==> flow/design.v (excerpt) <==
module CPU(clk, rst, memoryData, memoryAddress, dataOut, readSignal, writeSignal, AC);
Size in the first run: roughly 2400 cells after synthesis, roughly 19000 um^2 of cells after synthesis.
==> flow/config.mk <==
export PLATFORM = sky130hd
export DESIGN_NAME = CPU
export DESIGN_NICKNAME = CPU
export VERILOG_FILES = /design/flow/design.v
export SDC_FILE = /design/flow/constraint.sdc
export NUM_CORES = 4
export LEC_CHECK = 0
export CAP_MARGIN = 20
export CORE_MARGIN = 2
export CORE_UTILIZATION = 72
export CTS_CLUSTER_SIZE = 10
export PLACE_DENSITY = 0.6
export SETUP_SLACK_MARGIN = 2.54
export SLEW_MARGIN = 35
==> flow/constraint.sdc <==
create_clock -name core_clock -period 8.53 [get_ports {clk}]
set_input_delay 1.7060 -clock core_clock [delete_from_list [all_inputs] [get_ports {clk}]]
set_output_delay 1.7060 -clock core_clock [all_outputs]
set_load 0.01 [all_outputs]
run.sh (not shown) runs the stock make flow with config.mk's settings and CLKGATE_MAP_FILE=.
The first run never finished: it broke off in clock tree synthesis (4_1_cts).
Next try:
Settings changed: CORE_ASPECT_RATIO set to 0.72, CTS_CLUSTER_DIAMETER set to 152, SLEW_MARGIN 35 to 20.
Effect: The new run did not get past clock tree synthesis (4_1_cts) (DPL-0038); die size hardly moves; area after synthesis stays the same; synthesized cell count stays the same.

========
The RTL this note starts from:
==> flow/design.v <==
module CPU(clk, rst, memoryData, memoryAddress, dataOut, readSignal, writeSignal, AC);
input clk;
input rst;  
input [15:0] memoryData;
reg [3:0] state;
reg [5:0] PC;
reg [10:0] MAR;
reg signed [15:0] MBR;
reg [3:0] opcode;
reg M;
reg [15:0] IR;
reg zeroFlag, overflowFlag, carryFlag, negativeFlag;
output reg readSignal;
output reg writeSignal;
output reg signed [15:0] AC;
output reg [15:0] dataOut; 
output reg [10:0] memoryAddress;
reg signed [15:0] result;
parameter Load = 4'd1, Store = 4'd2, Add = 4'd3, Sub = 4'd4, Mul = 4'd5, Div = 4'd6 , Branch = 4'd7, BRZ = 4'd8;
always @ (posedge clk) begin
	if (rst) begin
	PC <= 0;
	state = 0;
	AC <= 0;
	dataOut <= 0;
	memoryAddress <= 0;
	zeroFlag = 0;
	overflowFlag = 0;
	carryFlag = 0;
	negativeFlag = 0;
	readSignal = 1;
	writeSignal = 0;
	end
	else
	case (state)
		0: begin  
			MAR <= PC;
			state = 1;
		end
		1: begin  
			writeSignal = 0;
			readSignal = 1;
			memoryAddress <= MAR;
			PC <= PC + 1;
			state = 2;
		end
		2:state = 3;  
		3: begin
			MBR <= memoryData;
			state = 4;
		end
		4: begin
			IR <= MBR;
			state = 5;
		end
		5: begin  
			opcode <= IR[15:12];
			M <= IR[11];
			MAR <= IR[10:0];
			state = 6;
		end
		6: begin
				if (opcode == Branch) begin  
					PC <= MAR; 
					state = 0;
				end
				else if (opcode == BRZ) begin  
					if(zeroFlag == 1 && M == 1) begin
						PC <= MAR;
						state = 0;
					end
					else begin
						state = 0;
					end
				end
				else begin
					state = 7;
				end
		end
		7: begin
			if (opcode == Store) begin
				memoryAddress <= MAR;
			end
			state = 8;
		end
		8: begin
			if (opcode == Store) begin  
				writeSignal = 1;
				readSignal = 0;
				dataOut <= AC;
				state = 0;
			end
			else begin
				state = 9;
			end
		end
		9: begin
			writeSignal = 0;
			readSignal = 1;
			if(M == 1) begin
				memoryAddress <= MAR;
			end
			state = 10;
			end
		10: begin
			state = 11;
		end
		11: begin
			if (M == 1) begin
				MBR <= memoryData;
			end
			else if (M == 0) begin
				MBR <= $signed(IR[10:0]);
			end
			state = 12;
		end
		12: begin  
			if (opcode == Load) begin  
				AC <= MBR;
				state = 0;
			end
			else if (opcode != Add && opcode != Sub && opcode != Mul && opcode != Div) begin  
				state = 0;
			end
			else begin
				case(opcode)
				Add :  
					begin
					{carryFlag, result} = AC + MBR;
					zeroFlag = (result==0)? 1:0;
					if(AC[15]==MBR[15]) begin
					  if(MBR[15]==result[15])begin
					  overflowFlag = 0;
					  end
					  else begin
					  overflowFlag = 1;
					  end
					end
					else begin
					overflowFlag = 0;
					end						
					negativeFlag =(result[15]==1)? 1:0;	
					end
				Sub :  
					begin
					{carryFlag, result} = AC - MBR;
					zeroFlag = (result==0)? 1:0;
					if(AC[15]==MBR[15]) begin
					  if(MBR[15]==result[15])begin
					  overflowFlag = 0;
					  end
					  else begin
					  overflowFlag = 1;
					  end
					end
					else begin
					overflowFlag = 0;
					end
					negativeFlag =(result[15]==1)? 1:0;
					end
				Mul :  
					begin
					result = AC * MBR;
					zeroFlag = (result==0)? 1:0;
					if(result > 16'h0FFF || result < 16'hF000) begin
					overflowFlag = 1;
					end
					else begin
						overflowFlag = 0;
					end
					negativeFlag =(result[15]==1)? 1:0;
					end	
				Div :  
					begin
					if (MBR == 0) result = 0;  
					else result = AC / MBR;
					zeroFlag = (result==0)? 1:0;
					negativeFlag =(result[15]==1)? 1:0;
					end						
			endcase  
			AC <= result;
			state = 0;
			end
		end
	endcase
end
endmodule
clock: 42.0 ns
lec_check: 0
abc_area: 0
cap_margin: 0
cell_pad_in_sites_detail_placement: 1
cell_pad_in_sites_global_placement: 3
core_aspect_ratio: 1.32
core_margin: 2
core_utilization: 40
cts_cluster_size: 34
gpl_routability_driven: 0
gpl_timing_driven: 1
min_routing_layer: met1
slew_margin: 20
tns_end_percent: 95
The starting point finished clean.
Change:
Settings changed: ABC_AREA 0 to 1, CAP_MARGIN 0 to 20, CELL_PAD_IN_SITES_DETAIL_PLACEMENT 1 to not set, CELL_PAD_IN_SITES_GLOBAL_PLACEMENT 3 to not set, CORE_ASPECT_RATIO 1.32 to not set, CORE_UTILIZATION 40 to 41, CTS_CLUSTER_DIAMETER set to 188, CTS_CLUSTER_SIZE 34 to 46, GPL_ROUTABILITY_DRIVEN 0 to not set, GPL_TIMING_DRIVEN 1 to not set, MIN_ROUTING_LAYER met1 to not set, PLACE_DENSITY set to 0.6, TNS_END_PERCENT 95 to not set.
What happened: Sequential share of layout area grows by 0.29 points; setup slack improves by 3700 ps; wire length shrinks by 22%; total power shrinks by 3.9%; synthesized cell count grows by 20%; non-clock buffer count shrinks by 25; cell area shrinks by 1.8%; fmax grows by 11%; sequential cell count stays the same; sequential power is about the same.
Change:
Settings changed: ABC_AREA 1 to 0, CELL_PAD_IN_SITES_GLOBAL_PLACEMENT set to 2, CTS_CLUSTER_SIZE 46 to 99.
Critical path depth came out lower by 101.
Final cell count came out lower by 13%.
Hold slack improved by 5.1 ps.
First-iteration DRC count came out lower by 26%.
Synthesized area came out higher by 0.76%.
Change:
Settings changed: ABC_AREA 0 to not set, CELL_PAD_IN_SITES_DETAIL_PLACEMENT set to 2, CELL_PAD_IN_SITES_GLOBAL_PLACEMENT 2 to not set, CORE_UTILIZATION 41 to 40, CTS_CLUSTER_DIAMETER 188 to not set, CTS_CLUSTER_SIZE 99 to not set, PLACE_DENSITY 0.6 to not set, TNS_END_PERCENT set to 95.
- The changed run reached the layout checks and failed them: capacitance limit, slew limit, setup timing
- wire length rose by well over a third
- fmax fell by roughly a tenth
- global-route usage rose by 17 points
- critical path depth rose by 8
- die area rose by a few percent
- via count rose by a quarter to a third
- sequential power stays flat
- power rose by a few percent
- sequential cell count stays the same
Power and IR drop assume default switching activity.
